the baseline:
## system_top
module system_top (
    input  wire         clk, 
    input  wire         rst,
    input  wire         rx,
    output wire         tx,
    input  wire         miso,
    output wire         sclk,
    output wire         mosi,
    output wire         cs_n,
    output wire         nrst_pd,
    output wire [4:0]   pwm_servos,  
    input  wire [4:0]   input_ir,
	output wire [4:0] led_busy,
	output wire         led1, led2
);
Size in the first run: roughly 4800 cells after synthesis, ~980 flip-flops, ~44000 um^2 of cells after synthesis.
make LEC_CHECK=0 ABC_AREA=1 CAP_MARGIN=30 CELL_PAD_IN_SITES_DETAIL_PLACEMENT=2 CELL_PAD_IN_SITES_GLOBAL_PLACEMENT=2 CORE_MARGIN=2 CORE_UTILIZATION=40 CTS_CLUSTER_SIZE=40 GPL_ROUTABILITY_DRIVEN=0 GPL_TIMING_DRIVEN=1 PLACE_DENSITY_LB_ADDON=0.02 SLEW_MARGIN=40 TNS_END_PERCENT=10 finish   # period 8.0 ns
run.sh (not shown) runs the stock make flow with config.mk's settings and CLKGATE_MAP_FILE=.
The inputs of the candidate differ from those of the baseline as listed below.
# the baseline
export LEC_CHECK = 0
export ABC_AREA = 1
export CAP_MARGIN = 30
export CELL_PAD_IN_SITES_DETAIL_PLACEMENT = 2
export CELL_PAD_IN_SITES_GLOBAL_PLACEMENT = 2
export CORE_MARGIN = 2
export CORE_UTILIZATION = 40
export CTS_CLUSTER_SIZE = 40
export GPL_ROUTABILITY_DRIVEN = 0
export GPL_TIMING_DRIVEN = 1
export PLACE_DENSITY_LB_ADDON = 0.02
export SLEW_MARGIN = 40
export TNS_END_PERCENT = 10
create_clock -name core_clock -period 8.0 [get_ports {clk}]
# the candidate
export LEC_CHECK = 0
export CAP_MARGIN = 20
export CORE_MARGIN = 2
export CORE_UTILIZATION = 58
export CTS_CLUSTER_SIZE = 44
export SLEW_MARGIN = 20
create_clock -name core_clock -period 5.39 [get_ports {clk}]
## What came out
Compared with the baseline, final area in the candidate decreased by a few percent. What the candidate reported for largest vdd supply drop has to be multiplied by 0.57 to get the figure for the baseline. In the reports for the baseline and the candidate, the larger area of combinational cells with multiple inputs belongs to the candidate. Post-layout total power, the candidate vs the baseline: up by more than a quarter.

north:
system_top again, from the RTL that the note above started with.
clock: 4.69 ns
lec_check: 0
cap_margin: 20
cell_pad_in_sites_global_placement: 3
core_aspect_ratio: 1.03
core_margin: 2
core_utilization: 64
cts_cluster_diameter: 20
gpl_routability_driven: 0
gpl_timing_driven: 0
setup_slack_margin: 0.37
slew_margin: 20
north did not make it past 3_1_place_gp_skip_io, where a tool error ended it.
Setup changes, north to south
Settings: SETUP_SLACK_MARGIN: 0.37 -> 1.0; GPL_ROUTABILITY_DRIVEN: 0 -> unset; CORE_UTILIZATION: 64 -> 72; GPL_TIMING_DRIVEN: 0 -> unset; CORE_ASPECT_RATIO: 1.03 -> unset; PLACE_DENSITY_LB_ADDON: unset -> 0.01; CELL_PAD_IN_SITES_GLOBAL_PLACEMENT: 3 -> unset; CTS_CLUSTER_DIAMETER: 20 -> unset; the clock period (ns, I/O delays scaled along): 4.69 -> 3.58.
- south was carried through to the last stage, and its layout satisfied the timing, design-rule and antenna checks.
- Compared with north, in south cell total in the yosys stat output stayed essentially flat, distinct cell type count after synthesis stayed essentially flat.
- Re xor and xnor area share after synthesis: no difference whatsoever between north and south.
- In south relative to north, width of the die had gone down by a few percent.
- Async set or reset register ratio after synthesis: north vs south identical
- Per the comparison of south with north, post-synthesis instance total now sits at about the same level, starting utilization of the core area now sits higher, core outline area now sits lower, die span in y now sits lower, full die area now sits lower.
What east does differently from south at the input level:
Settings: removing PLACE_DENSITY_LB_ADDON (formerly 0.01); setting CORE_ASPECT_RATIO to 0.72 for the first time; changing CORE_UTILIZATION from 72 to 70; removing SETUP_SLACK_MARGIN (formerly 1.0); changing the clock period (ns, I/O delays scaled along) from 3.58 to 2.68.
==> results <==
east finished every stage; the final checks, however, were not passed, the failures being negative setup slack. [compare] base=south new=east: wire length of the first global-routing pass rose about 1.8%, total negative setup slack fell 91,960 ps, number of clock-tree buffers in the layout fell about 10%. Placed cell area in east is 1700 um2 above south. In east, power in combinational cells is higher than in south.
## Diff of input files: west against east
Settings: changing CORE_UTILIZATION from 70 to 40; removing CORE_ASPECT_RATIO (formerly 0.72); changing the clock period (ns, I/O delays scaled along) from 2.68 to 4.8.
==> results <==
The flow did not stop early for west: all stages ran, and the layout cleared the timing, design-rule and antenna checks.
Delta (west minus east): setup-violating endpoint count in the final report went down 263; top fanout value on the critical path went up by 11; fmax has decreased; total via count after detailed routing now smaller; net switching component of the power -about 44%.
Looking at final critical-path share of the clock period, west sits 37 points below east.
west ended with more clock power share than east.
Across both runs, final-layout clock buffer total was higher for west than for east.
In west, the starting density of the core came out 31 points below the value in east.
Worst supply voltage drop on vdd: west vs east down 67%
Looking at power in combinational cells across west and east, the one that comes out lower is west.

Starting RTL as in the previous note.
clock: 2.68 ns
lec_check: 0
abc_area: 1
cap_margin: 20
core_margin: 2
core_utilization: 72
cts_cluster_diameter: 398
cts_cluster_size: 10
hold_slack_margin: 0.29
place_density: 0.37
setup_slack_margin: 0.2
slew_margin: 20
tns_end_percent: 10
The first run produced a layout that fails on negative setup slack.
Change:
- CAP_MARGIN: 20 -> 15
- CORE_ASPECT_RATIO: not set -> 0.72
- CORE_UTILIZATION: 72 -> 70
- CTS_CLUSTER_DIAMETER: 398 -> not set
- CTS_CLUSTER_SIZE: 10 -> not set
- HOLD_SLACK_MARGIN: 0.29 -> not set
- PLACE_DENSITY: 0.37 -> not set
- SETUP_SLACK_MARGIN: 0.2 -> 0.19
- TNS_END_PERCENT: 10 -> not set
Outcome: The changed run ran to the end with violations: negative setup slack; power shrinks by 0.65%; fmax shrinks by 7.0%; area after synthesis stays the same; worst setup slack degrades by 0.21 ns; die size grows by 2.9%; via count grows by 4.7%; critical path depth shrinks by 2; worst hold slack degrades by 0.086 ns; sequential power stays flat; routed wire length grows by 12%.
Change:
- ABC_AREA: 1 -> not set
- CAP_MARGIN: 15 -> 20
- CORE_ASPECT_RATIO: 0.72 -> not set
- CORE_UTILIZATION: 70 -> 40
- SETUP_SLACK_MARGIN: 0.19 -> not set
- clock period: 2.68 -> 8.0 ns (I/O delays scaled with it)
Outcome: The changed run ran to the end with no violations; cell count goes down by roughly a tenth; synthesized area goes down slightly; setup slack improves by 3.6 ns; power goes down by well over a third; routed wire length goes down by about a fifth; worst hold slack improves by 0.095 ns; clock power goes down by well over a third; cell area goes down by a little under a tenth; sequential share of layout area goes up by 3.9 points; non-clock buffer count goes down by 335; global-route usage goes down by 16 points.
Change:
- CORE_UTILIZATION: 40 -> 63
- CTS_CLUSTER_SIZE: not set -> 42
- clock period: 8.0 -> 2.04 ns (I/O delays scaled with it)
Result: Now the flow finished but fails on negative setup slack. Non-clock buffer count climbs by 587. Global-route usage climbs by 14 points. Register-to-register slack gets worse by 4.5 ns. Clock power climbs to 3.8 times its value. Maximum frequency climbs by 48%. Sequential power climbs to 3.9 times its value. Synthesized cell count stays the same. Clock-buffer cell count drops by 11.

## v9
Starting RTL as in the previous note.
==> flow/config.mk <==
export PLATFORM = sky130hd
export DESIGN_NAME = system_top
export DESIGN_NICKNAME = system_top
export VERILOG_FILES = /design/flow/design.v
export SDC_FILE = /design/flow/constraint.sdc
export NUM_CORES = 4
export LEC_CHECK = 0
export CAP_MARGIN = 20
export CORE_MARGIN = 2
export CORE_UTILIZATION = 72
export CTS_CLUSTER_DIAMETER = 363
export CTS_CLUSTER_SIZE = 21
export HOLD_SLACK_MARGIN = -0.06
export PLACE_DENSITY = 0.66
export SETUP_SLACK_MARGIN = -0.66
export SLEW_MARGIN = 20
==> flow/constraint.sdc <==
create_clock -name core_clock -period 6.52 [get_ports {clk}]
set_input_delay 1.3040 -clock core_clock [delete_from_list [all_inputs] [get_ports {clk}]]
set_output_delay 1.3040 -clock core_clock [all_outputs]
set_load 0.01 [all_outputs]
Modified inputs, v24 compared to v9
- a change of CORE_UTILIZATION from 72 to 45
- a deleted PLACE_DENSITY that had been 0.66
- a deleted CTS_CLUSTER_SIZE that had been 21
- a deleted SETUP_SLACK_MARGIN that had been -0.66
- a deleted CTS_CLUSTER_DIAMETER that had been 363
- a deleted HOLD_SLACK_MARGIN that had been -0.06
- an added ABC_AREA of 1
- a change of the clock period (ns, I/O delays scaled along) from 6.52 to 6.29
### Flow results
Compared with v9, in v24 total wirelength of the detailed-routed design climbed 4.6%, full die area climbed 38000 um2, number of port buffers barely changed, maximum net fanout on the critical path dropped 21.
Changes in v6 relative to v24:
- removing ABC_AREA (formerly 1)
- setting CTS_CLUSTER_SIZE to 44 for the first time
- changing CORE_UTILIZATION from 45 to 58
- setting SETUP_SLACK_MARGIN to -0.68 for the first time
- changing the clock period (ns, I/O delays scaled along) from 6.29 to 6.87
Notes after the runs:
Summary of v6 over v24: number of filler instances in the final layout shrank by about 36%; final design utilization rose 14 points; portion of the layout cell area used by non-clock buffers now sits at about the same level.
## Diff of input files: v18 against v6
- a change of CORE_UTILIZATION from 58 to 70
- a deleted CTS_CLUSTER_SIZE that had been 44
- a deleted SETUP_SLACK_MARGIN that had been -0.68
- a change of the clock period (ns, I/O delays scaled along) from 6.87 to 2.71
==> comparison <==
Summary of v18 over v6: setup slack dropped 2.69 ns, critical path depth climbed 4.
Floorplan die width delta for v18 relative to v6: 8.8% lower
Looking at v6 and v18, the clock edge transition at the registers on the reported setup and hold paths is a wash.
v18: minimum period implied by the final worst setup slack is 1.47 ns lower than what v6 reported.
Number of inserted diodes for v18 is higher than for v6.
The flow completed for v18, but it is not clean: the layout still shows negative setup slack.
Against v6 as the reference, v18 delivers a higher aggregate routed wire length.
In the flow results for v6 and v18, the met3 track demand over resource is smaller on v6.
Total power: v18 above v6
Diff v6 -> v18: combinational power now larger; non-clock buffer total of the final layout shows an increase of about 540%.
Inputs modified between v18 and v5:
- CORE_UTILIZATION changed from 70 to 40
- the clock period (ns, I/O delays scaled along) changed from 2.71 to 3.2
Findings:
Status v18: flow complete, layout not clean - negative setup slack. v5 closes out successfully: all stages finished, all timing, DRC and antenna checks passed. Per the comparison of v5 with v18, power consumption went down by 5.0 mW; final standard cell count with taps included and fillers excluded increased by about 9% relative to the old numbers; final critical-path share of the clock period saw a decrease. Diff v18 -> v5: portion of total power attributed to combinational logic shrank by 0.7 points; worst setup margin picked up an extra 0.59 ns; insertion delay at the late pin of the worst-skew pair essentially unchanged. Internal power shrinks by more than 10% when moving from v18 to v5. Worst hold-check slack down 0.029 ns in v5 wrt v18.

## run 1
system_top again, from the RTL that the note above started with.
## system_top
module system_top (
    input  wire         clk, 
    input  wire         rst,
    input  wire         rx,
    output wire         tx,
    input  wire         miso,
    output wire         sclk,
    output wire         mosi,
    output wire         cs_n,
    output wire         nrst_pd,
    output wire [4:0]   pwm_servos,  
    input  wire [4:0]   input_ir,
	output wire [4:0] led_busy,
	output wire         led1, led2
);
==> flow/config.mk <==
export PLATFORM = sky130hd
export DESIGN_NAME = system_top
export DESIGN_NICKNAME = system_top
export VERILOG_FILES = /design/flow/design.v
export SDC_FILE = /design/flow/constraint.sdc
export NUM_CORES = 4
export LEC_CHECK = 0
export CAP_MARGIN = 10
export CELL_PAD_IN_SITES_DETAIL_PLACEMENT = 2
export CELL_PAD_IN_SITES_GLOBAL_PLACEMENT = 3
export CORE_MARGIN = 10
export CORE_UTILIZATION = 65
export CTS_CLUSTER_DIAMETER = 284
export CTS_CLUSTER_SIZE = 44
export GPL_ROUTABILITY_DRIVEN = 0
export GPL_TIMING_DRIVEN = 1
export MAX_ROUTING_LAYER = met4
export MIN_ROUTING_LAYER = met1
export PLACE_DENSITY_LB_ADDON = 0.09
export SLEW_MARGIN = 20
==> flow/constraint.sdc <==
create_clock -name core_clock -period 3.52 [get_ports {clk}]
set_input_delay 0.7040 -clock core_clock [delete_from_list [all_inputs] [get_ports {clk}]]
set_output_delay 0.7040 -clock core_clock [all_outputs]
set_load 0.01 [all_outputs]
The flow ended early for run 1: it failed with a tool error in global placement without I/O.
The following lists how run 2 was set up differently from run 1:
Settings: swapping met1 for met2 in MIN_ROUTING_LAYER; clearing CELL_PAD_IN_SITES_GLOBAL_PLACEMENT, which used to be 3; swapping 44 for 99 in CTS_CLUSTER_SIZE; swapping 10 for 2 in CORE_MARGIN; swapping 1 for 0 in GPL_TIMING_DRIVEN; swapping 2 for 1 in CELL_PAD_IN_SITES_DETAIL_PLACEMENT; swapping 0.09 for 0.21 in PLACE_DENSITY_LB_ADDON.
==> comparison <==
- FAIL run 2 @ global routing: tool exited with error
- Delta (run 2 minus run 1): sequential fraction of the synthesis area did not really move, vertical die size decreased by 16 um relative to the old numbers, die size lost 11%, cell row count essentially unchanged, post-synthesis average cell area level.
Inputs modified between run 2 and run 3:
Settings: CTS_CLUSTER_DIAMETER removed (was 284); GPL_ROUTABILITY_DRIVEN removed (was 0); MAX_ROUTING_LAYER removed (was met4); SETUP_SLACK_MARGIN newly set to 0.22; PLACE_DENSITY_LB_ADDON removed (was 0.21); GPL_TIMING_DRIVEN removed (was 0); CTS_CLUSTER_SIZE changed from 99 to 96; CORE_UTILIZATION changed from 65 to 40; MIN_ROUTING_LAYER removed (was met2); CAP_MARGIN changed from 10 to 20; the clock period (ns, I/O delays scaled along) changed from 3.52 to 8.0.
==> results <==
Looking at the reports, run 3 completed the entire flow and the layout it produced met the timing, design-rule and antenna checks.
From run 3 to run 2, chip area in the Yosys report did not move at all.
Any difference in total placed instance area between run 2 and run 3 is small enough to ignore.
Comparing run 3 and run 2, the higher area inside the core boundary is on run 3.
Summary of run 3 over run 2: port buffer count +1, die size +43000 um^2.
diff inputs: run 3 => run 4
Settings: GPL_TIMING_DRIVEN now 0, previously not set; TNS_END_PERCENT now 10, previously not set; CELL_PAD_IN_SITES_DETAIL_PLACEMENT now 2, was 1; CTS_CLUSTER_SIZE now 56, was 96; SETUP_SLACK_MARGIN no longer set, was 0.22; CAP_MARGIN now 30, was 20; GPL_ROUTABILITY_DRIVEN now 0, previously not set; ABC_AREA now 1, previously not set; CELL_PAD_IN_SITES_GLOBAL_PLACEMENT now 1, previously not set.
Notes after the runs:
- Result: PASS for each of run 4 and run 3
- The end point of the critical path comes out comm_inst.handler.tx_buf[3][6]$_SDFFCE_PP0P_ in one run and comm_inst.handler.tx_buf[4][7]$_SDFFCE_PN0P_ in the other, namely in run 4 and run 3 respectively.
- Count of flip-flops and latches came out exactly the same in run 4 and run 3.
- Sort run 4 and run 3 by met1 wire length asc -> top: run 3
- [run 4] logic depth of the worst register-to-register path rose 6 relative to run 3
- Taking run 3 as the reference, in run 4 clock period minus worst slack increased 0.20 ns; growth of design area from synthesis to finish climbed 2.3 points.
What run 5 does differently from run 4 at the input level:
Settings: ABC_AREA: 1 -> unset; CTS_CLUSTER_SIZE: 56 -> unset; GPL_TIMING_DRIVEN: 0 -> unset; GPL_ROUTABILITY_DRIVEN: 0 -> unset; CORE_UTILIZATION: 40 -> 17; CELL_PAD_IN_SITES_GLOBAL_PLACEMENT: 1 -> unset; TNS_END_PERCENT: 10 -> unset; CAP_MARGIN: 30 -> 20; CELL_PAD_IN_SITES_DETAIL_PLACEMENT: 2 -> unset; the clock period (ns, I/O delays scaled along): 8.0 -> 4.8.
## What came out
As of run 5, maximum vdd drop had risen by more than half compared to run 4. Summary of run 5 over run 4: highest achievable clock rate now sits higher, worst hold slack now sits higher, wire length of the first global-routing pass now sits lower, total power now sits higher. Compared with run 4, in run 5 area of all placed cells without fillers now larger, width of the die now larger, part of the total power dissipated in combinational logic now smaller, setup slack now smaller. Clock buffer count, run 5 vs run 4: down by more than 10%.
Power figures rest on the tool's default switching activity, not on a simulated workload.
